### design.v
module PPU (
    input clk,
    input rst,
    input i_en,
    input [32-1:0] data_in,
    input [11:0] scaling_factor,
    output logic[6:0] data_out,
    output logic valid,
    output logic [31:0] data_in_out
);
logic [32 - 1:0] relu_out;
logic [32:0] data_shift;
logic [7:0] data_quant;
logic [8:0] data_temp;
always @(*) begin
    relu_out = (data_in[32 - 1])? 32'd0 : data_in;
    /*verilator lint_off WIDTHEXPAND*/
    /*verilator lint_off WIDTHTRUNC*/
    data_shift = ({relu_out, 1'b0} / scaling_factor);
    /*verilator lint_on WIDTHTRUNC*/
    /*verilator lint_on WIDTHEXPAND*/
    data_temp = (data_shift > 127)? 254 : data_shift[8:0] + {8'b0, data_shift[0]};
end
always @(posedge clk) begin
    if(rst) begin
        valid <= 1'd0;
        data_out <= 7'd0;
        data_in_out <= 32'd0;
    end
    else begin
        valid <= i_en;
        data_out <= (i_en)? data_temp[7:1] : 7'd0;
        data_in_out <= data_in;
    end
end
endmodule
### run.sh
#!/bin/bash
# the make line also repeats each setting of config.mk as NAME=value (left out here)
make -C /OpenROAD-flow-scripts/flow DESIGN_CONFIG=/design/flow/config.mk WORK_HOME=/design/flow/orfs CLKGATE_MAP_FILE= finish
### config.mk
export PLATFORM = sky130hd
export DESIGN_NAME = PPU
export DESIGN_NICKNAME = PPU
export VERILOG_FILES = /design/flow/design.v
export SDC_FILE = /design/flow/constraint.sdc
export NUM_CORES = 4
export LEC_CHECK = 0
export ABC_AREA = 1
export CAP_MARGIN = 20
export CORE_MARGIN = 2
export CORE_UTILIZATION = 72
export CTS_CLUSTER_DIAMETER = 363
export CTS_CLUSTER_SIZE = 15
export MAX_ROUTING_LAYER = met4
export PLACE_DENSITY_LB_ADDON = 0.08
export SLEW_MARGIN = 20
### constraint.sdc
create_clock -name core_clock -period 70.9 [get_ports {clk}]
set_input_delay 14.1800 -clock core_clock [delete_from_list [all_inputs] [get_ports {clk}]]
set_output_delay 14.1800 -clock core_clock [all_outputs]
set_load 0.01 [all_outputs]
==> results of run 1 <==
per-stage QoR:
step | setup WS (ns) | hold WS, ns
floorplan | -11.03 | 14.30
global placement | -3.437 | 14.73
==> Implementation_results.wiki, run 1 <==
== Run summary ==
{| class="wikitable"
! Metric !! Value
|-
| Count of cell types in the netlist || roughly 85
|-
| Netlist Area Pre-Place || between 0.02 and 0.03 mm²
|-
| Logic family by area || simple AND/OR/NAND/NOR gates
|-
| Ao+oa area frac || 0.1484
|-
| Std-Cell Core Area || about 0.038 mm²
|-
| Die Footprint || 0.04044 mm²
|-
| MUX area fraction || 0
|-
| Synthesized chip area reported by yosys || around 0.028 mm²
|-
| Syn Nets || between 4000 and 5000
|-
| Count of input and output buffers || 86
|-
| Routability congestion estimate from global placement || about 1.1
|-
| First error line in the log || [ERROR DPL-0038] Utilization greater than 100%, impossible to legalize
|-
| Post-synthesis area per instance || roughly 6.2 µm²
|-
| Fraction of the mapped netlist area in simple logic gates || 0.4598
|-
| Number of flops mapped to enable cells by yosys || 0
|-
| Leading cell types by total area after synthesis || sky130_fd_sc_hd__ha_1, sky130_fd_sc_hd__nand2_1, sky130_fd_sc_hd__inv_1
|-
| Synthesized-area fraction occupied by xor and xnor cells || 0.08482
|-
| Most frequent cell after synthesis || sky130_fd_sc_hd__nand2_1
|-
| Sequential element share of the synthesized area || 0.02863
|-
| Area share of the largest cell type after synthesis || 0.1481
|-
| Cell type with the highest aggregate area in the netlist || sky130_fd_sc_hd__ha_1
|-
| Adder-cell share of the synthesized area || 0.1481
|-
| Most frequent cells after synthesis || sky130_fd_sc_hd__nand2_1, sky130_fd_sc_hd__inv_1, sky130_fd_sc_hd__nor2_1
|-
| Die boundary height || 201.1 µm
|-
| Synthesized instance count || 4484
|-
| # rows || 72
|-
| Register bit count reported by yosys || 40
|-
| Step where the flow halted || detailed placement
|-
| Ports || just under 90
|-
| Most common flop cell mapped by yosys || sky130_fd_sc_hd__dfxtp_1
|-
| Die extent in x || 201.1 µm
|-
| Total of warnings raised by yosys || 1
|-
| Floorplan Utilization || 0.7270
|-
| Number of cells in Yosys stat || roughly 4500
|-
| Result of the run || did not finish
|-
| Fraction of registers with async set or reset after synthesis || 0
|}
==> run 2, diff against run 1 <==
- ABC_AREA: 1 -> 0
- CAP_MARGIN: 20 -> 0
- CORE_ASPECT_RATIO: not set -> 0.5
- CORE_UTILIZATION: 72 -> 64
- CTS_CLUSTER_DIAMETER: 363 -> 271
- CTS_CLUSTER_SIZE: 15 -> 100
- GPL_ROUTABILITY_DRIVEN: not set -> 0
- GPL_TIMING_DRIVEN: not set -> 0
- MAX_ROUTING_LAYER: met4 -> not set
- MIN_ROUTING_LAYER: not set -> met1
- PLACE_DENSITY: not set -> 0.67
- PLACE_DENSITY_LB_ADDON: 0.08 -> not set
- SLEW_MARGIN: 20 -> 40
- TNS_END_PERCENT: not set -> 5
- clock period: 70.9 -> 182.0 ns (I/O delays scaled with it)
==> run 2 against run 1 <==
  * Now clean on timing, DRC and antenna
  * Synthesized cell count down 25%
  * Area after synthesis down 15%
  * Die size down 4.1%
==> Implementation_results.wiki, run 2 <==
== Flow metrics ==
{| class="wikitable"
! Metric !! Value
|-
| Result of the run || finished clean
|-
| Synthesized chip area reported by yosys || 0.02375 mm² (-15%)
|-
| Number of design-rule violations left by the first detailed-router iteration || around 2100
|-
| Max-capacitance violation count || 0
|-
| Stages on worst setup path || between 400 and 500
|-
| Remaining antenna violation count after routing || 0
|-
| Total of warnings raised by yosys || 1 (unchanged)
|-
| Logic family by area || AND-OR/OR-AND gates
|-
| Clock sinks || ~40
|-
| Largest net degree at the start of global routing || 33
|-
| Headroom to the max-slew limit || 0.4282
|-
| Root cell of the clock tree || sky130_fd_sc_hd__clkbuf_16
|-
| Leading cell types by total area after synthesis || sky130_fd_sc_hd__ha_1, sky130_fd_sc_hd__o21a_1, sky130_fd_sc_hd__nor2_1
|-
| Worst setup startpoint || scaling_factor[0]
|-
| Syn Nets || 3736 (-23%)
|-
| Pre-CTS setup slack || around 35 ns
|-
| Count of cell types in the netlist || 138 (+62%)
|-
| Post-synthesis area per instance || 7.072 µm² (+13%)
|-
| Crit path buffers/inverters || 61
|-
| Cell type with the highest aggregate area in the netlist || sky130_fd_sc_hd__ha_1
|-
| Clock transition at the registers of the reported paths || about 0.060 ns
|-
| Setup total negative slack || 0 ns
|-
| Final worst-path cycle share || 0.8182
|-
| MUX area fraction || 0.04146 (+0.04146)
|-
| Std-Cell Core Area || 0.03623 mm² (-5.8%)
|-
| Most frequent cell after synthesis || sky130_fd_sc_hd__ha_1
|-
| Total iterations of the first detailed-routing run || 6
|-
| Master of the slowest instance on the critical path || sky130_fd_sc_hd__nor3_1
|-
| Unrepaired setup endpoints after global routing || no
|-
| Final setup vio count || 0
|-
| Area share of the largest cell type after synthesis || 0.1744 (+0.02630)
|-
| Ports || 87 (unchanged)
|-
| Capturing instance or port of the critical path || data_out[0]$_SDFF_PP0_
|-
| End of the worst hold path || data_in_out[30]$_SDFF_PP0_
|-
| Placed wire-length estimate || around 56000 µm
|-
| Count of unresolved DRC violations after routing || 0
|-
| Sequential element share of the synthesized area || 0.03372 (+0.005085)
|-
| Fraction of the mapped netlist area in simple logic gates || 0.3030 (-0.1567)
|-
| Fillers || between 3000 and 4000
|-
| Achievable Freq || about 6.7 MHz
|-
| H-tree Lvls || 2
|-
| Count of inserted antenna diode cells || 0
|-
| Global-route wire length before repair || 115800 µm
|-
| Netlist Area Pre-Place || 0.02375 mm² (-15%)
|-
| # rows || 49 (-32%)
|-
| Final Net Count || between 3000 and 4000
|-
| Adder-cell share of the synthesized area || 0.1748 (+0.02672)
|-
| Tot GR Track Use || 0.3436
|-
| Hold Crit Depth || 2
|-
| Max-slew violation count || 0
|-
| Kind of cell with the highest combined delay on the critical path || AND-OR/OR-AND gates
|-
| Number of flops mapped to enable cells by yosys || 0 (unchanged)
|-
| Crit path kind || in2reg
|-
| Via density per instance || between 6 and 7
|-
| Minimum clock period || 148.91 ns
|-
| Fraction of registers with async set or reset after synthesis || 0 (unchanged)
|-
| Min-Delay Path Class || in2reg
|-
| WHS || approximately 37 ns
|-
| Clock tree from TritonCTS || built
|-
| Die boundary height || 140.2 µm (-30%)
|-
| Antenna violations before repair || 1
|-
| Die Footprint || 0.03876 mm² (-4.1%)
|-
| Final Worst Setup Slack || between 30 and 40 ns
|-
| Die extent in x || 276.4 µm (+37%)
|-
| Total overflow reported by the global router || 0
|-
| Area Overhead vs Synth || 7.313%
|-
| Via count of the first global-routing pass || between 20000 and 25000
|-
| Routed len/inst || 17.45 µm
|-
| Worst hold path startpoint || data_in[30]
|-
| Maximum net fanout on the critical path || 32
|-
| Final WL || around 69000 µm
|-
| Required time of the worst setup path || around 180 ns
|-
| Number of hold violations in the final report || 0
|-
| Synthesized instance count || 3358 (-25%)
|-
| Number of hold buffers added after CTS || 0
|-
| Delay contributed by the slowest stage of the critical path || between 0.7 and 0.8 ns
|-
| Number of cells in Yosys stat || 3358 (-25%)
|-
| Tool warnings || 30
|-
| Most Frequent Cell on Critical Path || sky130_fd_sc_hd__o21a_1
|-
| Most frequent cells after synthesis || sky130_fd_sc_hd__ha_1, sky130_fd_sc_hd__nor2_1, sky130_fd_sc_hd__nand2_1
|-
| Crit path DAT || around 150 ns
|-
| Ao+oa area frac || 0.3449 (+0.1965)
|-
| Count of input and output buffers || 86 (unchanged)
|-
| Register bit count reported by yosys || 40 (unchanged)
|-
| Synthesized-area fraction occupied by xor and xnor cells || 0.06996 (-0.01486)
|-
| Count of buffers added by post-CTS timing repair for setup || 0
|-
| Floorplan Utilization || 0.6554 (-0.07159)
|-
| Routed vias || 26010
|-
| Resize count post-CTS || 0
|-
| Measured slew at the worst slew-check pin || roughly 0.86 ns
|-
| Worst Setup Start Kind || input port
|-
| Most common flop cell mapped by yosys || sky130_fd_sc_hd__dfxtp_1
|-
| Number of buffers between clock root and the deepest sink || 2
|-
| Number of buffers added by the clock tree synthesis step || 5
|-
| Category of the worst setup path capture point || flop
|}
run 2: area by class of cell:
type,count,area (µm²),area share
flip-flops and latches,40,800.8,0.03142
clock inverters,2,12.51,0.0004909
inverters,82,309.0,0.01213
plain buffers,81,451.7,0.01772
repair buffers,89,935.9,0.03672
well taps,484,605.6,0.02376
multi-input cells,3155,22250,0.8728
clock buffers,5,125.1,0.004909
run 2: metrics by stage:
stage / std cells / utilization / instance area, µm²
final: 3938 / 0.7034 / 25490
after global routing: 3938 / 0.7034 / 25490
after global placement: 3928 / 0.6959 / 25220
after floorplan: 3358 / - / 23750
after detailed placement: 3931 / 0.6989 / 25320
after CTS: 3938 / 0.7027 / 25460
run 2: per-layer routing:
layer | up-vias | part of all wire | GRT usage | wire length, µm
met5 | - | 0 | 0 | 0
met3 | 81 | 0.050 | 0.02319 | 3459
met1 | 12070 | 0.48 | 0.4717 | 32890
met2 | 718 | 0.45 | 0.5953 | 31260
met4 | 0 | 0.016 | 0.06615 | 1102
li1 | 13140 | - | - | -
==> run 3, diff against run 2 <==
- CORE_ASPECT_RATIO: 0.5 -> not set
- CORE_UTILIZATION: 64 -> 72
- CTS_CLUSTER_DIAMETER: 271 -> not set
- CTS_CLUSTER_SIZE: 100 -> 82
- GPL_ROUTABILITY_DRIVEN: 0 -> 1
- GPL_TIMING_DRIVEN: 0 -> not set
- HOLD_SLACK_MARGIN: not set -> -0.1
- PLACE_DENSITY: 0.67 -> 0.64
- TNS_END_PERCENT: 5 -> not set
- clock period: 182.0 -> 111.0 ns (I/O delays scaled with it)
==> run 3 against run 2 <==
  * The flow now stops in global routing
  * Area after synthesis did not move
  * Synthesized cell count unchanged
  * Die size is 11% lower
==> Implementation_results.wiki, run 3 <==
== Run summary ==
{| class="wikitable"
! Metric !! Value
|-
| Synthesized-area fraction occupied by xor and xnor cells || 0.06996 (unchanged)
|-
| First error line in the log || [ERROR GRT-0232] Routing congestion too high. Check the congestion heatmap in the GUI.
|-
| Synthesized instance count || 3358 (unchanged)
|-
| Die extent in x || 185.6 µm (-33%)
|-
| Area share of the largest cell type after synthesis || 0.1744 (unchanged)
|-
| Placed cell count || 3938 (+0.18%)
|-
| Ao+oa area frac || 0.3449 (unchanged)
|-
| Post-synthesis area per instance || 7.072 µm² (unchanged)
|-
| Ports || 87 (unchanged)
|-
| Total of warnings raised by yosys || 1 (unchanged)
|-
| Clock sinks || 40 (unchanged)
|-
| Number of flops mapped to enable cells by yosys || 0 (unchanged)
|-
| Std-Cell Core Area || 0.03254 mm² (-10%)
|-
| Adder-cell share of the synthesized area || 0.1748 (unchanged)
|-
| Syn Nets || 3736 (unchanged)
|-
| Number of buffers added by the clock tree synthesis step || 5 (unchanged)
|-
| Tot GR Track Use || 0.7135
|-
| Result of the run || did not finish
|-
| Total overflow reported by the global router || 30
|-
| Placed wire-length estimate || 62220 µm (+10%)
|-
| Most frequent cell after synthesis || sky130_fd_sc_hd__ha_1
|-
| Die boundary height || 185.6 µm (+32%)
|-
| # rows || 66 (+35%)
|-
| Synthesized chip area reported by yosys || 0.02375 mm² (unchanged)
|-
| Sequential element share of the synthesized area || 0.03372 (unchanged)
|-
| Step where the flow halted || global routing
|-
| Most common flop cell mapped by yosys || sky130_fd_sc_hd__dfxtp_1
|-
| Most frequent cells after synthesis || sky130_fd_sc_hd__ha_1, sky130_fd_sc_hd__nor2_1, sky130_fd_sc_hd__nand2_1
|-
| Root cell of the clock tree || sky130_fd_sc_hd__clkbuf_16
|-
| Placed cell area || 0.02600 mm² (+2.7%)
|-
| MUX area fraction || 0.04146 (unchanged)
|-
| Cell type with the highest aggregate area in the netlist || sky130_fd_sc_hd__ha_1
|-
| Register bit count reported by yosys || 40 (unchanged)
|-
| Count of cell types in the netlist || 138 (unchanged)
|-
| Fraction of the mapped netlist area in simple logic gates || 0.3030 (unchanged)
|-
| Floorplan Utilization || 0.7299 (+0.07448)
|-
| Number of cells in Yosys stat || 3358 (unchanged)
|-
| Number of buffers between clock root and the deepest sink || 2 (unchanged)
|-
| Logic family by area || AND-OR/OR-AND gates
|-
| Netlist Area Pre-Place || 0.02375 mm² (unchanged)
|-
| Leading cell types by total area after synthesis || sky130_fd_sc_hd__ha_1, sky130_fd_sc_hd__o21a_1, sky130_fd_sc_hd__nor2_1
|-
| Die Footprint || 0.03445 mm² (-11%)
|-
| Routability congestion estimate from global placement || between 1 and 1.5
|-
| H-tree Lvls || 2 (unchanged)
|-
| Fraction of registers with async set or reset after synthesis || 0 (unchanged)
|-
| Count of input and output buffers || 86 (unchanged)
|}
-- run 3: metal layers --
layer,global-route usage,overflow
met5,0.3496,0
met4,0.6510,19
met3,0.5383,1
met2,0.8921,10
met1,0.7305,0
-- run 3: timing repair --
action / 4_1_cts
cloned: 2
setup buffers: 24
resized: 60
setup endpoints to repair: 7
pin swaps: 13
hold buffers: 0
-- run 3: stage by stage --
step                      TNS, ns  setup WS (ns)
after global placement    -0.8674        -0.2540
after detailed placement   -24.08         -3.667
after CTS                       0        0.02282
after floorplan                 0       0.001613
==> run 4, diff against run 3 <==
- ABC_AREA: 0 -> 1
- CORE_ASPECT_RATIO: not set -> 0.7
- CTS_CLUSTER_DIAMETER: not set -> 341
- CTS_CLUSTER_SIZE: 82 -> 98
- GPL_ROUTABILITY_DRIVEN: 1 -> not set
- HOLD_SLACK_MARGIN: -0.1 -> not set
- MIN_ROUTING_LAYER: met1 -> not set
- PLACE_DENSITY: 0.64 -> 0.43
- SLEW_MARGIN: 40 -> 20
- TNS_END_PERCENT: not set -> 15
- clock period: 111.0 -> 89.2 ns (I/O delays scaled with it)
==> run 4 against run 3 <==
  * The run now finishes clean
  * Area after synthesis increased by 18%
  * Die size is 17% higher
  * Synthesized cell count grew 34%
==> Implementation_results.wiki, run 4 <==
== Flow metrics ==
{| class="wikitable"
! Metric !! Value
|-
| Result of the run || finished clean
|-
| Most Frequent Cell on Critical Path || sky130_fd_sc_hd__nand2_1
|-
| Min-Delay Path Class || in2reg
|-
| WHS || 18.10 ns
|-
| Max-capacitance violation count || 0
|-
| Minimum clock period || between 80 and 90 ns
|-
| Post-synthesis area per instance || 6.237 µm² (-12%)
|-
| Cell type with the highest aggregate area in the netlist || sky130_fd_sc_hd__ha_1
|-
| Std-Cell Core Area || 0.03836 mm² (+18%)
|-
| Capturing instance or port of the critical path || data_out[2]$_SDFF_PP0_
|-
| Placed wire-length estimate || 63730 µm (+2.4%)
|-
| Master of the slowest instance on the critical path || sky130_fd_sc_hd__clkdlybuf4s50_1
|-
| Tool warnings || 30
|-
| Total of warnings raised by yosys || 1 (unchanged)
|-
| Clock sinks || 40 (unchanged)
|-
| Worst hold path startpoint || data_in[26]
|-
| Floorplan Utilization || 0.7290 (-0.0008981)
|-
| Routed vias || 31370
|-
| Routability congestion estimate from global placement || 0.9729 (-8.4%)
|-
| Logic family by area || simple AND/OR/NAND/NOR gates
|-
| Root cell of the clock tree || sky130_fd_sc_hd__clkbuf_16
|-
| Area taken by flip-flops and latches || between 800 and 900 µm²
|-
| Sequential element share of the synthesized area || 0.02863 (-0.005085)
|-
| Count of inserted antenna diode cells || 0
|-
| Maximum net fanout on the critical path || 18
|-
| Delay contributed by the slowest stage of the critical path || around 0.46 ns
|-
| Syn Nets || 4862 (+30%)
|-
| Grt met2 use || 0.5574
|-
| Via density per instance || approximately 6
|-
| Routed len/inst || 16.78 µm
|-
| Count of cell types in the netlist || 85 (-38%)
|-
| Count of input and output buffers || 86 (unchanged)
|-
| Fillers || between 2000 and 3000
|-
| Area share of the largest cell type after synthesis || 0.1481 (-0.02630)
|-
| H-tree Lvls || 2 (unchanged)
|-
| Final WL || roughly 88000 µm
|-
| Antenna violations before repair || 0
|-
| Required time of the worst setup path || 89.38 ns
|-
| Final setup vio count || 0
|-
| Kind of cell with the highest combined delay on the critical path || simple AND/OR/NAND/NOR gates
|-
| Met3 track demand over resource || 0.04925
|-
| Final Net Count || roughly 5100
|-
| Global-route wire length before repair || around 130000 µm
|-
| Count of unresolved DRC violations after routing || 0
|-
| Most frequent cells after synthesis || sky130_fd_sc_hd__nand2_1, sky130_fd_sc_hd__inv_1, sky130_fd_sc_hd__nor2_1
|-
| Ao+oa area frac || 0.1484 (-0.1965)
|-
| Final Worst Setup Slack || approximately 3.2 ns
|-
| Tot GR Track Use || 0.3882
|-
| Synthesized chip area reported by yosys || 0.02797 mm² (+18%)
|-
| Die extent in x || 239.6 µm (+29%)
|-
| Register bit count reported by yosys || 40 (unchanged)
|-
| Die Footprint || 0.04046 mm² (+17%)
|-
| Crit path buffers/inverters || ~98
|-
| Crit path kind || in2reg
|-
| Synthesized-area fraction occupied by xor and xnor cells || 0.08482 (+0.01486)
|-
| End of the worst hold path || data_in_out[26]$_SDFF_PP0_
|-
| Placed cell area || 0.02944 mm² (+13%)
|-
| Most frequent cell after synthesis || sky130_fd_sc_hd__nand2_1
|-
| Number of hold buffers added after CTS || 0 (unchanged)
|-
| Clock tree from TritonCTS || built
|-
| Number of flops mapped to enable cells by yosys || 0 (unchanged)
|-
| Headroom to the max-slew limit || 0.4189
|-
| Area Overhead vs Synth || 14.01%
|-
| Number of design-rule violations left by the first detailed-router iteration || about 3300
|-
| Grt peak-use layer || met1
|-
| Most common flop cell mapped by yosys || sky130_fd_sc_hd__dfxtp_1
|-
| Number of buffers added by the clock tree synthesis step || 5 (unchanged)
|-
| Fraction of the mapped netlist area in simple logic gates || 0.4598 (+0.1567)
|-
| Clock transition at the registers of the reported paths || about 0.070 ns
|-
| Max-slew violation count || 0
|-
| Ports || 87 (unchanged)
|-
| Netlist Area Pre-Place || 0.02797 mm² (+18%)
|-
| Die boundary height || 168.9 µm (-9.0%)
|-
| Largest net degree at the start of global routing || 35
|-
| Met1 layer usage reported by global route || 0.6043
|-
| Stages on worst setup path || between 500 and 600
|-
| Remaining antenna violation count after routing || 0
|-
| Hold Crit Depth || 3
|-
| Synthesized instance count || 4484 (+34%)
|-
| Number of buffers between clock root and the deepest sink || 2 (unchanged)
|-
| Fraction of registers with async set or reset after synthesis || 0 (unchanged)
|-
| MUX area fraction || 0 (-0.04146)
|-
| Worst setup startpoint || data_in[30]
|-
| Final worst-path cycle share || 0.9636
|-
| Setup total negative slack || 0 ns
|-
| Via count of the first global-routing pass || between 20000 and 30000
|-
| Combinational gate area || approximately 0.025 mm²
|-
| Measured slew at the worst slew-check pin || about 0.86 ns
|-
| Total iterations of the first detailed-routing run || 29
|-
| Total overflow reported by the global router || 0
|-
| Pre-CTS setup slack || -3.845 ns (-0.1787 ns)
|-
| Number of cells in Yosys stat || 4484 (+34%)
|-
| Crit path DAT || between 80 and 90 ns
|-
| # rows || 60 (-9.1%)
|-
| Worst Setup Start Kind || input port
|-
| Leading cell types by total area after synthesis || sky130_fd_sc_hd__ha_1, sky130_fd_sc_hd__nand2_1, sky130_fd_sc_hd__inv_1
|-
| Category of the worst setup path capture point || flop
|-
| Adder-cell share of the synthesized area || 0.1481 (-0.02672)
|-
| Number of hold violations in the final report || 0
|-
| Finished layout cell area || ~0.032 mm²
|-
| Achievable Freq || around 12 MHz
|}
[run 4: layer usage]
metal  vias to the layer above  share of wire
li1                      15290              -
met1                     14090           0.45
met2                      1751           0.40
met3                       243           0.12
met4                         0          0.032
met5                         -              0
[run 4: what timing repair did]
action,CTS,global route
gates resized,30,266
endpoints found under the setup margin,7,7
pin swaps,13,138
cloned,8,7
setup buffers,18,124
[run 4: stage by stage]
stage / instances / util
5_1_grt: 5264 / 0.8311
4_1_cts: 5133 / 0.7796
3_3_place_gp: 5099 / 0.7674
6_report: 5264 / 0.8311
3_5_place_dp: 5099 / 0.7674
2_1_floorplan: 4484 / -
[run 4: final cells by class]
| class | count | area share |
|---|---|---|
| timing repair buffer | 310 | 0.08068 |
| inverter | 687 | 0.08959 |
| sequential | 40 | 0.02511 |
| clock inverter | 2 | 0.001099 |
| clock buffer | 6 | 0.004042 |
| tap | 527 | 0.02068 |
| multi-input combinational | 3687 | 0.7777 |
| timing repair inverter | 5 | 0.001099 |
==> run 5, diff against run 4 <==
- CORE_ASPECT_RATIO: 0.7 -> not set
- CORE_UTILIZATION: 72 -> 58
- CTS_CLUSTER_DIAMETER: 341 -> not set
- CTS_CLUSTER_SIZE: 98 -> not set
- GPL_ROUTABILITY_DRIVEN: not set -> 1
- MIN_ROUTING_LAYER: not set -> met1
- PLACE_DENSITY: 0.43 -> not set
- SLEW_MARGIN: 20 -> 40
- TNS_END_PERCENT: 15 -> 5
- clock period: 89.2 -> 125.0 ns (I/O delays scaled with it)
==> run 5 against run 4 <==
  * Still clean
  * Die size grew 24%
  * Worst setup slack improved by 13 ns
  * Routed wire length fell by 16%
  * Flip-flop count is the same
  * Utilization down 22 points
  * Via count shrank 12%
  * Global-route usage decreased by 9.6 points
  * First-iteration DRC count down 58%
  * Area after synthesis stayed put
  * Non-clock buffer count fell by 207
==> Implementation_results.wiki, run 5 <==
== Flow metrics ==
{| class="wikitable"
! Metric !! Value
|-
| Result of the run || finished clean
|-
| Count of unresolved DRC violations after routing || 0 (unchanged)
|-
| Cell type with the highest aggregate area in the netlist || sky130_fd_sc_hd__ha_1
|-
| Final worst-path cycle share || 0.8667 (-0.09687)
|-
| Synthesized instance count || 4484 (unchanged)
|-
| Worst setup startpoint || scaling_factor[1]
|-
| Std-Cell Core Area || 0.04765 mm² (+24%)
|-
| Via density per instance || 5.390 (-9.6%)
|-
| Max-capacitance violation count || 0 (unchanged)
|-
| Area share of the largest cell type after synthesis || 0.1481 (unchanged)
|-
| Routed len/inst || 14.43 µm (-14%)
|-
| Count of inserted antenna diode cells || 0 (unchanged)
|-
| Routability congestion estimate from global placement || 0.9202 (-5.4%)
|-
| H-tree Lvls || 2 (unchanged)
|-
| Most Frequent Cell on Critical Path || sky130_fd_sc_hd__nand2_1
|-
| Unrepaired setup endpoints after global routing || no
|-
| Global-route wire length before repair || 123000 µm (-5.9%)
|-
| Worst Setup Start Kind || input port
|-
| Achievable Freq || ~9 MHz
|-
| Placed cell area || 0.02888 mm² (-1.9%)
|-
| Clock tree from TritonCTS || built
|-
| Most frequent cells after synthesis || sky130_fd_sc_hd__nand2_1, sky130_fd_sc_hd__inv_1, sky130_fd_sc_hd__nor2_1
|-
| Number of cells in Yosys stat || 4484 (unchanged)
|-
| Crit path DAT || 108.53 ns (+22.39 ns)
|-
| Sequential element share of the synthesized area || 0.02863 (unchanged)
|-
| Finished layout cell area || 0.02905 mm² (-8.9%)
|-
| Total iterations of the first detailed-routing run || 6 (-79%)
|-
| Capturing instance or port of the critical path || data_out[0]$_SDFF_PP0_
|-
| Tot GR Track Use || 0.2927 (-0.09555)
|-
| Most frequent cell after synthesis || sky130_fd_sc_hd__nand2_1
|-
| Master of the slowest instance on the critical path || sky130_fd_sc_hd__inv_1
|-
| Most common flop cell mapped by yosys || sky130_fd_sc_hd__dfxtp_1
|-
| Category of the worst setup path capture point || flop
|-
| Area Overhead vs Synth || 3.861%
|-
| Antenna violations before repair || 2 (+2)
|-
| Clock sinks || 40 (unchanged)
|-
| Final Worst Setup Slack || 16.66 ns (+13.41 ns)
|-
| Placed cell count || 5122 (+0.45%)
|-
| Count of cell types in the netlist || 85 (unchanged)
|-
| Placed wire-length estimate || 60630 µm (-4.9%)
|-
| Largest net degree at the start of global routing || 47 (+34%)
|-
| Final Net Count || 4892 (-4.3%)
|-
| # rows || 80 (+33%)
|-
| Count of input and output buffers || 86 (unchanged)
|-
| Die boundary height || 223.6 µm (+32%)
|-
| Total overflow reported by the global router || 0 (unchanged)
|-
| Synthesized-area fraction occupied by xor and xnor cells || 0.08482 (unchanged)
|-
| Fraction of registers with async set or reset after synthesis || 0 (unchanged)
|-
| Maximum net fanout on the critical path || 46 (+28)
|-
| End of the worst hold path || data_in_out[20]$_SDFF_PP0_
|-
| Ao+oa area frac || 0.1484 (unchanged)
|-
| Pre-CTS setup slack || 16.97 ns (+20.81 ns)
|-
| Number of buffers added by the clock tree synthesis step || 5 (unchanged)
|-
| Worst hold path startpoint || data_in[20]
|-
| Min-Delay Path Class || in2reg
|-
| Remaining antenna violation count after routing || 0 (unchanged)
|-
| Delay contributed by the slowest stage of the critical path || 0.61 ns (+0.15 ns)
|-
| Max-slew violation count || 0 (unchanged)
|-
| Root cell of the clock tree || sky130_fd_sc_hd__clkbuf_16
|-
| Number of hold buffers added after CTS || 0 (unchanged)
|-
| Measured slew at the worst slew-check pin || 0.8534 ns (-0.01027 ns)
|-
| Leading cell types by total area after synthesis || sky130_fd_sc_hd__ha_1, sky130_fd_sc_hd__nand2_1, sky130_fd_sc_hd__inv_1
|-
| Number of design-rule violations left by the first detailed-router iteration || 1393 (-58%)
|-
| Final WL || 74010 µm (-16%)
|-
| Logic family by area || simple AND/OR/NAND/NOR gates
|-
| MUX area fraction || 0 (unchanged)
|-
| Die Footprint || 0.04999 mm² (+24%)
|-
| Syn Nets || 4862 (unchanged)
|-
| Post-route insts no fill || 5130 (-2.5%)
|-
| Minimum clock period || 108.34 ns
|-
| Headroom to the max-slew limit || 0.4305 (+0.01153)
|-
| Count of buffers added by post-CTS timing repair for setup || 0 (-18)
|-
| Total of warnings raised by yosys || 1 (unchanged)
|-
| Synthesized chip area reported by yosys || 0.02797 mm² (unchanged)
|-
| Post-Route Utilization || 0.6096 (-0.2215)
|-
| Ports || 87 (unchanged)
|-
| Fraction of the mapped netlist area in simple logic gates || 0.4598 (unchanged)
|-
| Number of hold violations in the final report || 0 (unchanged)
|-
| Setup total negative slack || 0 ns (unchanged)
|-
| WHS || 25.21 ns (+7.117 ns)
|-
| Crit path kind || in2reg
|-
| Via count of the first global-routing pass || 25740 (-1.2%)
|-
| Clock transition at the registers of the reported paths || 0.08 ns (about the same)
|-
| Resize count post-CTS || 0 (-100%)
|-
| Stages on worst setup path || 531 (unchanged)
|-
| Adder-cell share of the synthesized area || 0.1481 (unchanged)
|-
| Crit path buffers/inverters || 95 (-3.1%)
|-
| Hold Crit Depth || 3 (unchanged)
|-
| Number of flops mapped to enable cells by yosys || 0 (unchanged)
|-
| Floorplan Utilization || 0.5870 (-0.1421)
|-
| Number of buffers between clock root and the deepest sink || 2 (unchanged)
|-
| Netlist Area Pre-Place || 0.02797 mm² (unchanged)
|-
| Routed vias || 27650 (-12%)
|-
| Required time of the worst setup path || 125.19 ns (+35.81 ns)
|-
| Post-synthesis area per instance || 6.237 µm² (unchanged)
|-
| Die extent in x || 223.6 µm (-6.7%)
|-
| Final setup vio count || 0 (unchanged)
|-
| Kind of cell with the highest combined delay on the critical path || simple AND/OR/NAND/NOR gates
|-
| Tool warnings || 30 (unchanged)
|-
| Register bit count reported by yosys || 40 (unchanged)
|}
-- run 5: layout make-up --
cell class                 instances  area, µm²
inverter                         687       2783
multi-input combinational       3677      23540
sequential                        40      800.8
tap                              615      769.5
timing repair buffer             103      983.4
clock buffer                       5      125.1
fill                            4906      18600
clock inverter                     3      46.29
-- run 5: layer usage --
metal	GRT usage	up-vias	wire (µm)
li1	-	14800	-
met1	0.3762	12360	34670
met2	0.5395	399	35790
met3	0.01469	85	2114
met4	0.05978	4	1411
met5	0	-	23
==> run 6, diff against run 5 <==
- ABC_AREA: 1 -> not set
- CAP_MARGIN: 0 -> 20
- CORE_UTILIZATION: 58 -> 65
- GPL_ROUTABILITY_DRIVEN: 1 -> not set
- MIN_ROUTING_LAYER: met1 -> not set
- SLEW_MARGIN: 40 -> 20
- TNS_END_PERCENT: 5 -> not set
- clock period: 125.0 -> 95.9 ns (I/O delays scaled with it)
==> run 6 against run 5 <==
  * The run now fails in clock tree synthesis
  * Synthesized cell count fell by 25%
  * Die size is 24% lower
  * Area after synthesis fell by 15%
==> Implementation_results.wiki, run 6 <==
== Run summary ==
{| class="wikitable"
! Metric !! Value
|-
| Synthesized-area fraction occupied by xor and xnor cells || 0.06996 (-0.01486)
|-
| First error line in the log || [ERROR DPL-0038] Utilization greater than 100%, impossible to legalize
|-
| Result of the run || did not finish
|-
| Floorplan Utilization || 0.6550 (+0.06799)
|-
| MUX area fraction || 0.04146 (+0.04146)
|-
| Count of cell types in the netlist || 138 (+62%)
|-
| Ao+oa area frac || 0.3449 (+0.1965)
|-
| Post-synthesis area per instance || 7.072 µm² (+13%)
|-
| Number of cells in Yosys stat || 3358 (-25%)
|-
| Step where the flow halted || clock tree synthesis
|-
| Area share of the largest cell type after synthesis || 0.1744 (+0.02630)
|-
| Die boundary height || 195.1 µm (-13%)
|-
| Die extent in x || 195.1 µm (-13%)
|-
| Fraction of registers with async set or reset after synthesis || 0 (unchanged)
|-
| Fraction of the mapped netlist area in simple logic gates || 0.3030 (-0.1567)
|-
| Syn Nets || 3736 (-23%)
|-
| Placed cell area || 0.03240 mm² (+12%)
|-
| Most frequent cells after synthesis || sky130_fd_sc_hd__ha_1, sky130_fd_sc_hd__nor2_1, sky130_fd_sc_hd__nand2_1
|-
| Std-Cell Core Area || 0.03626 mm² (-24%)
|-
| Total of warnings raised by yosys || 1 (unchanged)
|-
| Synthesized chip area reported by yosys || 0.02375 mm² (-15%)
|-
| Netlist Area Pre-Place || 0.02375 mm² (-15%)
|-
| Count of input and output buffers || 86 (unchanged)
|-
| Cell type with the highest aggregate area in the netlist || sky130_fd_sc_hd__ha_1
|-
| Pre-CTS setup slack || -5.366 ns (-22.33 ns)
|-
| Logic family by area || AND-OR/OR-AND gates
|-
| Number of flops mapped to enable cells by yosys || 0 (unchanged)
|-
| Synthesized instance count || 3358 (-25%)
|-
| Sequential element share of the synthesized area || 0.03372 (+0.005085)
|-
| Routability congestion estimate from global placement || 1.020 (+11%)
|-
| Most common flop cell mapped by yosys || sky130_fd_sc_hd__dfxtp_1
|-
| Leading cell types by total area after synthesis || sky130_fd_sc_hd__ha_1, sky130_fd_sc_hd__o21a_1, sky130_fd_sc_hd__nor2_1
|-
| # rows || 70 (-13%)
|-
| Adder-cell share of the synthesized area || 0.1748 (+0.02672)
|-
| Die Footprint || 0.03808 mm² (-24%)
|-
| Register bit count reported by yosys || 40 (unchanged)
|-
| Most frequent cell after synthesis || sky130_fd_sc_hd__ha_1
|-
| Placed cell count || 4695 (-8.3%)
|-
| Ports || 87 (unchanged)
|-
| Placed wire-length estimate || 78840 µm (+30%)
|}
==> run 7, diff against run 6 <==
- ABC_AREA: not set -> 1
- CAP_MARGIN: 20 -> 0
- CORE_ASPECT_RATIO: not set -> 0.7
- CORE_UTILIZATION: 65 -> 72
- CTS_CLUSTER_DIAMETER: not set -> 341
- CTS_CLUSTER_SIZE: not set -> 98
- HOLD_SLACK_MARGIN: not set -> -0.05
- PLACE_DENSITY: not set -> 0.43
- TNS_END_PERCENT: not set -> 15
- clock period: 95.9 -> 65.6 ns (I/O delays scaled with it)
==> run 7 against run 6 <==
  * The flow stops in detailed placement
  * Synthesized cell count grew 34%
  * Area after synthesis up 18%
  * Die size rose by 6.2%
==> Implementation_results.wiki, run 7 <==
== Run summary ==
{| class="wikitable"
! Metric !! Value
|-
| Count of cell types in the netlist || 85 (-38%)
|-
| Cell type with the highest aggregate area in the netlist || sky130_fd_sc_hd__ha_1
|-
| Std-Cell Core Area || 0.03836 mm² (+5.8%)
|-
| Register bit count reported by yosys || 40 (unchanged)
|-
| Adder-cell share of the synthesized area || 0.1481 (-0.02672)
|-
| Most frequent cells after synthesis || sky130_fd_sc_hd__nand2_1, sky130_fd_sc_hd__inv_1, sky130_fd_sc_hd__nor2_1
|-
| Ports || 87 (unchanged)
|-
| Fraction of the mapped netlist area in simple logic gates || 0.4598 (+0.1567)
|-
| # rows || 60 (-14%)
|-
| Syn Nets || 4862 (+30%)
|-
| Synthesized-area fraction occupied by xor and xnor cells || 0.08482 (+0.01486)
|-
| Total of warnings raised by yosys || 1 (unchanged)
|-
| Routability congestion estimate from global placement || 1.020 (about the same)
|-
| First error line in the log || [ERROR DPL-0038] Utilization greater than 100%, impossible to legalize
|-
| Synthesized instance count || 4484 (+34%)
|-
| Area share of the largest cell type after synthesis || 0.1481 (-0.02630)
|-
| Floorplan Utilization || 0.7290 (+0.07406)
|-
| Fraction of registers with async set or reset after synthesis || 0 (unchanged)
|-
| Number of cells in Yosys stat || 4484 (+34%)
|-
| Leading cell types by total area after synthesis || sky130_fd_sc_hd__ha_1, sky130_fd_sc_hd__nand2_1, sky130_fd_sc_hd__inv_1
|-
| Die boundary height || 168.9 µm (-13%)
|-
| Synthesized chip area reported by yosys || 0.02797 mm² (+18%)
|-
| Most common flop cell mapped by yosys || sky130_fd_sc_hd__dfxtp_1
|-
| Number of flops mapped to enable cells by yosys || 0 (unchanged)
|-
| Most frequent cell after synthesis || sky130_fd_sc_hd__nand2_1
|-
| Netlist Area Pre-Place || 0.02797 mm² (+18%)
|-
| Step where the flow halted || detailed placement
|-
| Post-synthesis area per instance || 6.237 µm² (-12%)
|-
| Sequential element share of the synthesized area || 0.02863 (-0.005085)
|-
| Result of the run || did not finish
|-
| Count of input and output buffers || 86 (unchanged)
|-
| Die Footprint || 0.04046 mm² (+6.2%)
|-
| Die extent in x || 239.6 µm (+23%)
|-
| Ao+oa area frac || 0.1484 (-0.1965)
|-
| MUX area fraction || 0 (-0.04146)
|-
| Logic family by area || simple AND/OR/NAND/NOR gates
|}
-- run 7: per-stage QoR --
step	setup TNS, ns	hold slack, ns
after global placement	-57.00	13.67
after floorplan	-113.90	13.24
==> run 8, diff against run 7 <==
- ABC_AREA: 1 -> 0
- CAP_MARGIN: 0 -> 25
- CELL_PAD_IN_SITES_DETAIL_PLACEMENT: not set -> 1
- CELL_PAD_IN_SITES_GLOBAL_PLACEMENT: not set -> 0
- CORE_ASPECT_RATIO: 0.7 -> 0.6
- CORE_UTILIZATION: 72 -> 48
- CTS_CLUSTER_DIAMETER: 341 -> not set
- CTS_CLUSTER_SIZE: 98 -> 57
- GPL_ROUTABILITY_DRIVEN: not set -> 1
- GPL_TIMING_DRIVEN: not set -> 0
- HOLD_SLACK_MARGIN: -0.05 -> not set
- MAX_ROUTING_LAYER: not set -> met5
- MIN_ROUTING_LAYER: not set -> met1
- PLACE_DENSITY: 0.43 -> not set
- PLACE_DENSITY_LB_ADDON: not set -> 0.21
- SLEW_MARGIN: 20 -> 25
- TNS_END_PERCENT: 15 -> 85
- clock period: 65.6 -> 107.0 ns (I/O delays scaled with it)
==> run 8 against run 7 <==
  * The flow stops in clock tree synthesis
  * Die size grew 27%
  * Area after synthesis shrank 15%
  * Synthesized cell count shrank 25%
==> Implementation_results.wiki, run 8 <==
== Run summary ==
{| class="wikitable"
! Metric !! Value
|-
| Number of cells in Yosys stat || 3358 (-25%)
|-
| Floorplan Utilization || 0.4836 (-0.2454)
|-
| Ao+oa area frac || 0.3449 (+0.1965)
|-
| Ports || 87 (unchanged)
|-
| Area share of the largest cell type after synthesis || 0.1744 (+0.02630)
|-
| # rows || 63 (+5.0%)
|-
| Syn Nets || 3736 (-23%)
|-
| Number of flops mapped to enable cells by yosys || 0 (unchanged)
|-
| Count of cell types in the netlist || 138 (+62%)
|-
| Result of the run || did not finish
|-
| Leading cell types by total area after synthesis || sky130_fd_sc_hd__ha_1, sky130_fd_sc_hd__o21a_1, sky130_fd_sc_hd__nor2_1
|-
| Register bit count reported by yosys || 40 (unchanged)
|-
| Most frequent cell after synthesis || sky130_fd_sc_hd__ha_1
|-
| Total of warnings raised by yosys || 1 (unchanged)
|-
| Post-synthesis area per instance || 7.072 µm² (+13%)
|-
| Synthesized chip area reported by yosys || 0.02375 mm² (-15%)
|-
| Die Footprint || 0.05133 mm² (+27%)
|-
| Synthesized instance count || 3358 (-25%)
|-
| Step where the flow halted || clock tree synthesis
|-
| Most common flop cell mapped by yosys || sky130_fd_sc_hd__dfxtp_1
|-
| Routability congestion estimate from global placement || 0.9896 (-3.0%)
|-
| Die boundary height || 176.3 µm (+4.4%)
|-
| Std-Cell Core Area || 0.04911 mm² (+28%)
|-
| MUX area fraction || 0.04146 (+0.04146)
|-
| Synthesized-area fraction occupied by xor and xnor cells || 0.06996 (-0.01486)
|-
| Adder-cell share of the synthesized area || 0.1748 (+0.02672)
|-
| Fraction of the mapped netlist area in simple logic gates || 0.3030 (-0.1567)
|-
| Fraction of registers with async set or reset after synthesis || 0 (unchanged)
|-
| Placed wire-length estimate || about 80000 µm
|-
| Most frequent cells after synthesis || sky130_fd_sc_hd__ha_1, sky130_fd_sc_hd__nor2_1, sky130_fd_sc_hd__nand2_1
|-
| Count of input and output buffers || 86 (unchanged)
|-
| Die extent in x || 291.2 µm (+22%)
|-
| Sequential element share of the synthesized area || 0.03372 (+0.005085)
|-
| Cell type with the highest aggregate area in the netlist || sky130_fd_sc_hd__ha_1
|-
| First error line in the log || [ERROR DPL-0033] detailed placement checks failed during check placement.
|-
| Netlist Area Pre-Place || 0.02375 mm² (-15%)
|-
| Logic family by area || AND-OR/OR-AND gates
|}
run 8: metrics by stage:
step                setup WS [ns]  cell area, µm²  setup TNS (ns)  cells
floorplan                 0.02647           24590               0   3358
global placement           -13.20           26270          -91.00   4094
detailed placement         -16.97           26450         -117.47   4101
==> run 9, diff against run 8 <==
- ABC_AREA: 0 -> 1
- CAP_MARGIN: 25 -> 20
- CELL_PAD_IN_SITES_DETAIL_PLACEMENT: 1 -> 2
- CELL_PAD_IN_SITES_GLOBAL_PLACEMENT: 0 -> 2
- CORE_ASPECT_RATIO: 0.6 -> 1.15
- CORE_UTILIZATION: 48 -> 40
- CTS_CLUSTER_DIAMETER: not set -> 279
- CTS_CLUSTER_SIZE: 57 -> 73
- GPL_ROUTABILITY_DRIVEN: 1 -> not set
- HOLD_SLACK_MARGIN: not set -> 0.14
- MAX_ROUTING_LAYER: met5 -> met4
- PLACE_DENSITY: not set -> 0.79
- PLACE_DENSITY_LB_ADDON: 0.21 -> not set
- SETUP_SLACK_MARGIN: not set -> 5.0
- TNS_END_PERCENT: 85 -> 65
- clock period: 107.0 -> 205.0 ns (I/O delays scaled with it)
==> run 9 against run 8 <==
  * Now clean on timing, DRC and antenna
  * Synthesized cell count grew 34%
  * Area after synthesis grew 18%
  * Die size grew 40%
==> Implementation_results.wiki, run 9 <==
== Flow metrics ==
{| class="wikitable"
! Metric !! Value
|-
| Max-capacitance violation count || 0
|-
| Clock sinks || approximately 40
|-
| Fraction of registers with async set or reset after synthesis || 0 (unchanged)
|-
| Tot GR Track Use || 0.2930
|-
| Root cell of the clock tree || sky130_fd_sc_hd__clkbuf_16
|-
| Adder-cell share of the synthesized area || 0.1481 (-0.02672)
|-
| Worst setup startpoint || data_in[31]
|-
| Placed cell count || 5472 (+33%)
|-
| Result of the run || finished clean
|-
| MUX area fraction || 0 (-0.04146)
|-
| Post-route insts no fill || roughly 5500
|-
| Achievable Freq || 7.234 MHz
|-
| Total of warnings raised by yosys || 1 (unchanged)
|-
| Final worst-path cycle share || 0.6743
|-
| Routability congestion estimate from global placement || 0.8440 (-15%)
|-
| Headroom to the max-slew limit || 0.3466
|-
| Most frequent cell after synthesis || sky130_fd_sc_hd__nand2_1
|-
| Most common flop cell mapped by yosys || sky130_fd_sc_hd__dfxtp_1
|-
| Number of design-rule violations left by the first detailed-router iteration || 706
|-
| Ports || 87 (unchanged)
|-
| Number of hold violations in the final report || 0
|-
| Netlist Area Pre-Place || 0.02797 mm² (+18%)
|-
| Die boundary height || 287.6 µm (+63%)
|-
| Number of cells in Yosys stat || 4484 (+34%)
|-
| Cell type with the highest aggregate area in the netlist || sky130_fd_sc_hd__ha_1
|-
| Leading cell types by total area after synthesis || sky130_fd_sc_hd__ha_1, sky130_fd_sc_hd__nand2_1, sky130_fd_sc_hd__inv_1
|-
| Remaining antenna violation count after routing || 0
|-
| Final Net Count || 4965
|-
| Minimum clock period || between 100 and 150 ns
|-
| Worst hold path startpoint || rst
|-
| Post-synthesis area per instance || 6.237 µm² (-12%)
|-
| Count of cell types in the netlist || 85 (-38%)
|-
| Resize count post-CTS || 0
|-
| Std-Cell Core Area || 0.06895 mm² (+40%)
|-
| Min-Delay Path Class || in2reg
|-
| Delay contributed by the slowest stage of the critical path || between 0.7 and 0.8 ns
|-
| Crit path kind || in2reg
|-
| Register bit count reported by yosys || 40 (unchanged)
|-
| Via density per instance || about 5.5
|-
| Logic family by area || simple AND/OR/NAND/NOR gates
|-
| Most frequent cells after synthesis || sky130_fd_sc_hd__nand2_1, sky130_fd_sc_hd__inv_1, sky130_fd_sc_hd__nor2_1
|-
| Required time of the worst setup path || about 210 ns
|-
| Fraction of the mapped netlist area in simple logic gates || 0.4598 (+0.1567)
|-
| Count of buffers added by post-CTS timing repair for setup || 0
|-
| Unrepaired setup endpoints after global routing || no
|-
| Max-slew violation count || 0
|-
| Capturing instance or port of the critical path || data_out[4]$_SDFF_PP0_
|-
| Stages on worst setup path || between 500 and 600
|-
| Area Overhead vs Synth || 8.590%
|-
| Finished layout cell area || about 0.030 mm²
|-
| Final Worst Setup Slack || ~67 ns
|-
| Master of the slowest instance on the critical path || sky130_fd_sc_hd__clkbuf_1
|-
| Final WL || around 100000 µm
|-
| Final setup vio count || 0
|-
| Synthesized instance count || 4484 (+34%)
|-
| Post-Route Utilization || 0.4405
|-
| Floorplan Utilization || 0.4056 (-0.07798)
|-
| Crit path DAT || around 140 ns
|-
| End of the worst hold path || data_in_out[22]$_SDFF_PP0_
|-
| Most Frequent Cell on Critical Path || sky130_fd_sc_hd__nand2_1
|-
| Count of input and output buffers || 85 (-1.2%)
|-
| Kind of cell with the highest combined delay on the critical path || AND-OR/OR-AND gates
|-
| Number of buffers added by the clock tree synthesis step || 5
|-
| Die Footprint || 0.07205 mm² (+40%)
|-
| H-tree Lvls || 2
|-
| Ao+oa area frac || 0.1484 (-0.1965)
|-
| Setup total negative slack || 0 ns
|-
| Worst Setup Start Kind || input port
|-
| Antenna violations before repair || 2
|-
| Total iterations of the first detailed-routing run || 5
|-
| Area share of the largest cell type after synthesis || 0.1481 (-0.02630)
|-
| Total overflow reported by the global router || 0
|-
| Category of the worst setup path capture point || flop
|-
| Global-route wire length before repair || approximately 170000 µm
|-
| Largest net degree at the start of global routing || 27
|-
| Count of unresolved DRC violations after routing || 0
|-
| Pre-CTS setup slack || 66.64 ns (+83.61 ns)
|-
| Syn Nets || 4862 (+30%)
|-
| Maximum net fanout on the critical path || 10
|-
| Clock transition at the registers of the reported paths || 0.08 ns
|-
| Hold Crit Depth || 2
|-
| WHS || 41.00 ns
|-
| Tool warnings || 30
|-
| Synthesized-area fraction occupied by xor and xnor cells || 0.08482 (+0.01486)
|-
| Measured slew at the worst slew-check pin || ~0.98 ns
|-
| Placed cell area || 0.03019 mm² (+14%)
|-
| Via count of the first global-routing pass || approximately 33000
|-
| Number of buffers between clock root and the deepest sink || 2
|-
| Die extent in x || 250.6 µm (-14%)
|-
| Synthesized chip area reported by yosys || 0.02797 mm² (+18%)
|-
| Number of flops mapped to enable cells by yosys || 0 (unchanged)
|-
| Routed vias || 30010
|-
| Routed len/inst || 18.87 µm
|-
| Number of hold buffers added after CTS || 0
|-
| Crit path buffers/inverters || between 100 and 150
|-
| Clock tree from TritonCTS || built
|-
| # rows || 103 (+63%)
|-
| Placed wire-length estimate || 89870 µm (+13%)
|-
| Sequential element share of the synthesized area || 0.02863 (-0.005085)
|}
## run 9: final cells by class
cell class                      count  area, µm²
Buffer                             80      859.6
Timing Repair Buffer               96       1109
Multi-Input combinational cell   3677      23530
Tap cell                          892       1116
Sequential cell                    40      800.8
Inverter                          687       2783
Fill cell                        8913      38580
Clock inverter                      3      46.29
Antenna cell                        2      5.005
Clock buffer                        5      125.1
## run 9: metal layers
metal / share of wire / GRT usage / wire (µm) / vias up
met1: 0.41 / 0.3120 / 42760 / 14750
met3: 0.011 / 0.01248 / 1123 / 134
met4: 0.023 / 0.06617 / 2361 / 0
met5: 0 / - / 0 / -
met2: 0.55 / 0.5895 / 57210 / 237
li1: - / - / - / 14890
==> run 10, diff against run 9 <==
- CAP_MARGIN: 20 -> 0
- CELL_PAD_IN_SITES_DETAIL_PLACEMENT: 2 -> not set
- CELL_PAD_IN_SITES_GLOBAL_PLACEMENT: 2 -> not set
- CORE_ASPECT_RATIO: 1.15 -> not set
- CORE_UTILIZATION: 40 -> 72
- CTS_CLUSTER_DIAMETER: 279 -> 341
- CTS_CLUSTER_SIZE: 73 -> 98
- GPL_TIMING_DRIVEN: 0 -> not set
- HOLD_SLACK_MARGIN: 0.14 -> not set
- MAX_ROUTING_LAYER: met4 -> not set
- MIN_ROUTING_LAYER: met1 -> not set
- PLACE_DENSITY: 0.79 -> 0.43
- SETUP_SLACK_MARGIN: 5.0 -> not set
- SLEW_MARGIN: 25 -> 20
- TNS_END_PERCENT: 65 -> not set
- clock period: 205.0 -> 104.0 ns (I/O delays scaled with it)
==> run 10 against run 9 <==
  * Largest cell class unchanged
  * Die size is 44% lower
  * Via count is 3.7% lower
  * Flip-flop count stayed put
  * Cell area is 2.0% lower
  * Critical path depth is 44 lower
  * Non-clock buffer count is 11 lower
  * Still clean on timing, DRC and antenna
  * Sequential share of layout area is 0.054 points higher
  * Global-route usage is 5.1 points higher
==> Implementation_results.wiki, run 10 <==
== Flow metrics ==
{| class="wikitable"
! Metric !! Value
|-
| Leading cell types by total area after synthesis || sky130_fd_sc_hd__ha_1, sky130_fd_sc_hd__nand2_1, sky130_fd_sc_hd__inv_1
|-
| Largest net degree at the start of global routing || 36 (+33%)
|-
| Routability congestion estimate from global placement || 0.9578 (+13%)
|-
| Required time of the worst setup path || 104.18 ns (-101.01 ns)
|-
| WHS || 21.03 ns (-19.97 ns)
|-
| Hold Crit Depth || 3 (+1)
|-
| # rows || 72 (-30%)
|-
| Capturing instance or port of the critical path || data_out[2]$_SDFF_PP0_
|-
| Final WL || 72930 µm (-29%)
|-
| Synthesized instance count || 4484 (unchanged)
|-
| Final Worst Setup Slack || 7.560 ns (-59.20 ns)
|-
| Pre-CTS setup slack || 0.9879 ns (-65.65 ns)
|-
| Achievable Freq || slightly above 10 MHz
|-
| Ports || 87 (unchanged)
|-
| Antenna violations before repair || 2 (unchanged)
|-
| Sequential element share of the synthesized area || 0.02863 (unchanged)
|-
| H-tree Lvls || 2 (unchanged)
|-
| Number of cells in Yosys stat || 4484 (unchanged)
|-
| Cell type with the highest aggregate area in the netlist || sky130_fd_sc_hd__ha_1
|-
| Die boundary height || 201.1 µm (-30%)
|-
| End of the worst hold path || data_in_out[0]$_SDFF_PP0_
|-
| Worst Setup Start Kind || input port
|-
| Register bit count reported by yosys || 40 (unchanged)
|-
| Floorplan Utilization || 0.7270 (+0.3214)
|-
| Headroom to the max-slew limit || 0.3019 (-0.04471)
|-
| Std-Cell Core Area || 0.03847 mm² (-44%)
|-
| Stages on worst setup path || 531 (-7.7%)
|-
| MUX area fraction || 0 (unchanged)
|-
| Result of the run || finished clean
|-
| Post-route insts no fill || 5106 (-6.9%)
|-
| Delay contributed by the slowest stage of the critical path || 0.85 ns (+0.10 ns)
|-
| Ao+oa area frac || 0.1484 (unchanged)
|-
| Number of hold buffers added after CTS || 0 (unchanged)
|-
| Final Net Count || 4964 (-0.020%)
|-
| Number of hold violations in the final report || 0 (unchanged)
|-
| Crit path DAT || 96.62 ns (-41.81 ns)
|-
| Post-synthesis area per instance || 6.237 µm² (unchanged)
|-
| Root cell of the clock tree || sky130_fd_sc_hd__clkbuf_16
|-
| Syn Nets || 4862 (unchanged)
|-
| Die Footprint || 0.04044 mm² (-44%)
|-
| Maximum net fanout on the critical path || 34 (+24)
|-
| Crit path buffers/inverters || 95 (-34%)
|-
| Number of buffers added by the clock tree synthesis step || 5 (unchanged)
|-
| Count of input and output buffers || 86 (+1.2%)
|-
| Clock transition at the registers of the reported paths || 0.07 ns (about the same)
|-
| Adder-cell share of the synthesized area || 0.1481 (unchanged)
|-
| Area Overhead vs Synth || 6.424%
|-
| Via density per instance || 5.659 (+3.4%)
|-
| Placed cell count || 5031 (-8.1%)
|-
| Final setup vio count || 0 (unchanged)
|-
| Die extent in x || 201.1 µm (-20%)
|-
| Placed wire-length estimate || 57820 µm (-36%)
|-
| Fraction of registers with async set or reset after synthesis || 0 (unchanged)
|-
| Total of warnings raised by yosys || 1 (unchanged)
|-
| Number of flops mapped to enable cells by yosys || 0 (unchanged)
|-
| Tool warnings || 30 (unchanged)
|-
| Synthesized-area fraction occupied by xor and xnor cells || 0.08482 (unchanged)
|-
| Total overflow reported by the global router || 0 (unchanged)
|-
| Global-route wire length before repair || 119600 µm (-30%)
|-
| Count of cell types in the netlist || 85 (unchanged)
|-
| Measured slew at the worst slew-check pin || 1.033 ns (+0.05394 ns)
|-
| Total iterations of the first detailed-routing run || 6 (+1)
|-
| Min-Delay Path Class || in2reg
|-
| Via count of the first global-routing pass || 26130 (-21%)
|-
| Most common flop cell mapped by yosys || sky130_fd_sc_hd__dfxtp_1
|-
| Remaining antenna violation count after routing || 0 (unchanged)
|-
| Most frequent cell after synthesis || sky130_fd_sc_hd__nand2_1
|-
| Netlist Area Pre-Place || 0.02797 mm² (unchanged)
|-
| Worst hold path startpoint || data_in[0]
|-
| Crit path kind || in2reg
|-
| Clock tree from TritonCTS || built
|-
| Most Frequent Cell on Critical Path || sky130_fd_sc_hd__nand2_1
|-
| Routed len/inst || 14.28 µm (-24%)
|-
| Routed vias || 28890 (-3.7%)
|-
| Kind of cell with the highest combined delay on the critical path || simple AND/OR/NAND/NOR gates
|-
| Synthesized chip area reported by yosys || 0.02797 mm² (unchanged)
|-
| Max-slew violation count || 0 (unchanged)
|-
| Tot GR Track Use || 0.3435 (+0.05054)
|-
| Clock sinks || 40 (unchanged)
|-
| Fillers || 3310 (-63%)
|-
| Minimum clock period || about 96 ns
|-
| Area share of the largest cell type after synthesis || 0.1481 (unchanged)
|-
| Max-capacitance violation count || 0 (unchanged)
|-
| Master of the slowest instance on the critical path || sky130_fd_sc_hd__nor4b_1
|-
| Final worst-path cycle share || 0.9273 (+0.2530)
|-
| Number of buffers between clock root and the deepest sink || 2 (unchanged)
|-
| Count of unresolved DRC violations after routing || 0 (unchanged)
|-
| Fraction of the mapped netlist area in simple logic gates || 0.4598 (unchanged)
|-
| Worst setup startpoint || data_in[31]
|-
| Number of design-rule violations left by the first detailed-router iteration || 2008 (+180%)
|-
| Most frequent cells after synthesis || sky130_fd_sc_hd__nand2_1, sky130_fd_sc_hd__inv_1, sky130_fd_sc_hd__nor2_1
|-
| Logic family by area || simple AND/OR/NAND/NOR gates
|-
| Category of the worst setup path capture point || flop
|}
## run 10: cell type report
cell class / count / area [µm²] / share of cell area
multi-input cells: 3684 / 23810 / 0.7998
inverters: 687 / 2826 / 0.09496
repair buffers: 165 / 1490 / 0.05007
flip-flops and latches: 40 / 800.8 / 0.02690
well taps: 518 / 648.1 / 0.02178
clock buffers: 5 / 125.1 / 0.004204
clock inverters: 3 / 47.55 / 0.001597
repair inverters: 3 / 17.52 / 0.0005885
diodes: 1 / 2.502 / 0.00008408
## run 10: per-stage QoR
| step | instance area [µm²] | utilization | setup TNS [ns] |
|---|---|---|---|
| finish | 29760 | 0.7737 | 0 |
| global route | 29760 | 0.7737 | -1.316 |
| CTS | 28960 | 0.7528 | 0 |
| detailed placement | 28790 | 0.7483 | 0 |
| global placement | 28790 | 0.7483 | 0 |
| floorplan | 27970 | - | 0 |
## run 10: per-layer routing
layer | track usage | routed length, µm | vias to the layer above
li1 | - | - | 14950
met1 | 0.4285 | 31680 | 13060
met2 | 0.6291 | 35640 | 734
met3 | 0.02468 | 3509 | 156
met4 | 0.09974 | 2084 | 2
met5 | 0 | 16 | -
## run 10: repair_timing
item,CTS,global route
buffers inserted,0,56
endpoints found under the setup margin,0,7
gates resized,0,86
==> run 11, diff against run 10 <==
- ABC_AREA: 1 -> 0
- CTS_CLUSTER_DIAMETER: 341 -> not set
- CTS_CLUSTER_SIZE: 98 -> 32
- GPL_ROUTABILITY_DRIVEN: not set -> 1
- MIN_ROUTING_LAYER: not set -> met1
- PLACE_DENSITY: 0.43 -> 0.66
- SLEW_MARGIN: 20 -> 40
- clock period: 104.0 -> 123.0 ns (I/O delays scaled with it)
==> run 11 against run 10 <==
  * Still clean on timing, DRC and antenna
  * Largest cell class unchanged
  * Clock-buffer cell count unchanged
  * Non-clock buffer count increased by 4
  * Cell area decreased by 12%
==> Implementation_results.wiki, run 11 <==
== Flow metrics ==
{| class="wikitable"
! Metric !! Value
|-
| Headroom to the max-slew limit || 0.3250 (+0.02306)
|-
| Worst setup startpoint || data_in[30]
|-
| Placed cell count || 3854 (-23%)
|-
| Routed len/inst || 20.66 µm (+45%)
|-
| Die extent in x || 185.6 µm (-7.7%)
|-
| Tool warnings || 30 (unchanged)
|-
| Via count of the first global-routing pass || 26240 (+0.41%)
|-
| Most common flop cell mapped by yosys || sky130_fd_sc_hd__dfxtp_1
|-
| Number of hold violations in the final report || 0 (unchanged)
|-
| Clock tree from TritonCTS || built
|-
| Routed vias || 28190 (-2.4%)
|-
| Fraction of the mapped netlist area in simple logic gates || 0.3030 (-0.1567)
|-
| Clock transition at the registers of the reported paths || 0.07 ns (about the same)
|-
| Root cell of the clock tree || sky130_fd_sc_hd__clkbuf_16
|-
| Area taken by flip-flops and latches || 800.8 µm² (unchanged)
|-
| Result of the run || finished clean
|-
| Capturing instance or port of the critical path || data_out[4]$_SDFF_PP0_
|-
| Antenna violations before repair || 4 (+2)
|-
| H-tree Lvls || 2 (unchanged)
|-
| Most frequent cell after synthesis || sky130_fd_sc_hd__ha_1
|-
| Synthesized chip area reported by yosys || 0.02375 mm² (-15%)
|-
| End of the worst hold path || data_in_out[24]$_SDFF_PP0_
|-
| Measured slew at the worst slew-check pin || 1.003 ns (-0.02930 ns)
|-
| Worst hold path startpoint || data_in[24]
|-
| Final Net Count || 3833 (-23%)
|-
| Kind of cell with the highest combined delay on the critical path || AND-OR/OR-AND gates
|-
| Fraction of registers with async set or reset after synthesis || 0 (unchanged)
|-
| Most Frequent Cell on Critical Path || sky130_fd_sc_hd__o21a_1
|-
| Number of buffers between clock root and the deepest sink || 2 (unchanged)
|-
| Clock sinks || 40 (unchanged)
|-
| Most frequent cells after synthesis || sky130_fd_sc_hd__ha_1, sky130_fd_sc_hd__nor2_1, sky130_fd_sc_hd__nand2_1
|-
| Logic family by area || AND-OR/OR-AND gates
|-
| Total of warnings raised by yosys || 1 (unchanged)
|-
| Global-route wire length before repair || 124900 µm (+4.4%)
|-
| Number of cells in Yosys stat || 3358 (-25%)
|-
| Crit path buffers/inverters || 22 (-77%)
|-
| MUX area fraction || 0.04146 (+0.04146)
|-
| Count of unresolved DRC violations after routing || 0 (unchanged)
|-
| Hold Crit Depth || 2 (-1)
|-
| Post-route insts no fill || 3902 (-24%)
|-
| Number of hold buffers added after CTS || 0 (unchanged)
|-
| Master of the slowest instance on the critical path || sky130_fd_sc_hd__clkdlybuf4s50_1
|-
| Number of flops mapped to enable cells by yosys || 0 (unchanged)
|-
| Synthesized-area fraction occupied by xor and xnor cells || 0.06996 (-0.01486)
|-
| Achievable Freq || 8.422 MHz
|-
| Final setup vio count || 0 (unchanged)
|-
| Sequential element share of the synthesized area || 0.03372 (+0.005085)
|-
| Die boundary height || 185.6 µm (-7.7%)
|-
| Min-Delay Path Class || in2reg
|-
| Area Overhead vs Synth || 10.36%
|-
| Total overflow reported by the global router || 0 (unchanged)
|-
| Max-slew violation count || 0 (unchanged)
|-
| Crit path kind || in2reg
|-
| Number of buffers added by the clock tree synthesis step || 5 (unchanged)
|-
| Register bit count reported by yosys || 40 (unchanged)
|-
| Delay contributed by the slowest stage of the critical path || 0.55 ns (-0.30 ns)
|-
| Count of input and output buffers || 86 (unchanged)
|-
| Stages on worst setup path || 444 (-16%)
|-
| Floorplan Utilization || 0.7299 (+0.002890)
|-
| Final worst-path cycle share || 0.9654 (+0.03808)
|-
| Routability congestion estimate from global placement || 1.007 (+5.2%)
|-
| Std-Cell Core Area || 0.03254 mm² (-15%)
|-
| Combinational gate area || 0.02286 mm² (-4.0%)
|}
-- run 11: final cells by class --
cell class                      count  share of cell area
Tap cell                          442             0.02110
Sequential cell                    40             0.03055
Clock buffer                        5            0.004774
Inverter                           82             0.01174
Antenna cell                        4           0.0003819
Multi-Input combinational cell   3157              0.8723
Clock inverter                      3            0.001766
Timing Repair Buffer              169             0.05738
-- run 11: stage by stage --
step / worst slack [ns] / area, µm² / util
final: 4.257 / 26210 / 0.8055
after global routing: -0.5855 / 26200 / 0.8052
after CTS: 0.02515 / 25360 / 0.7793
after detailed placement: -2.091 / 25110 / 0.7717
after global placement: 0.9812 / 25100 / 0.7713
after floorplan: 3.657 / 23750 / -
-- run 11: metal layers --
layer,global-route usage,part of all wire
met1,0.5044,0.38
met2,0.7391,0.46
met3,0.07728,0.097
met4,0.2696,0.065
met5,0,0.00016
-- run 11: timing repair --
item,in CTS,in global routing
pin swaps,0,20
resized,16,127
setup buffers,0,34
endpoints found under the setup margin,7,7
cloned,0,2
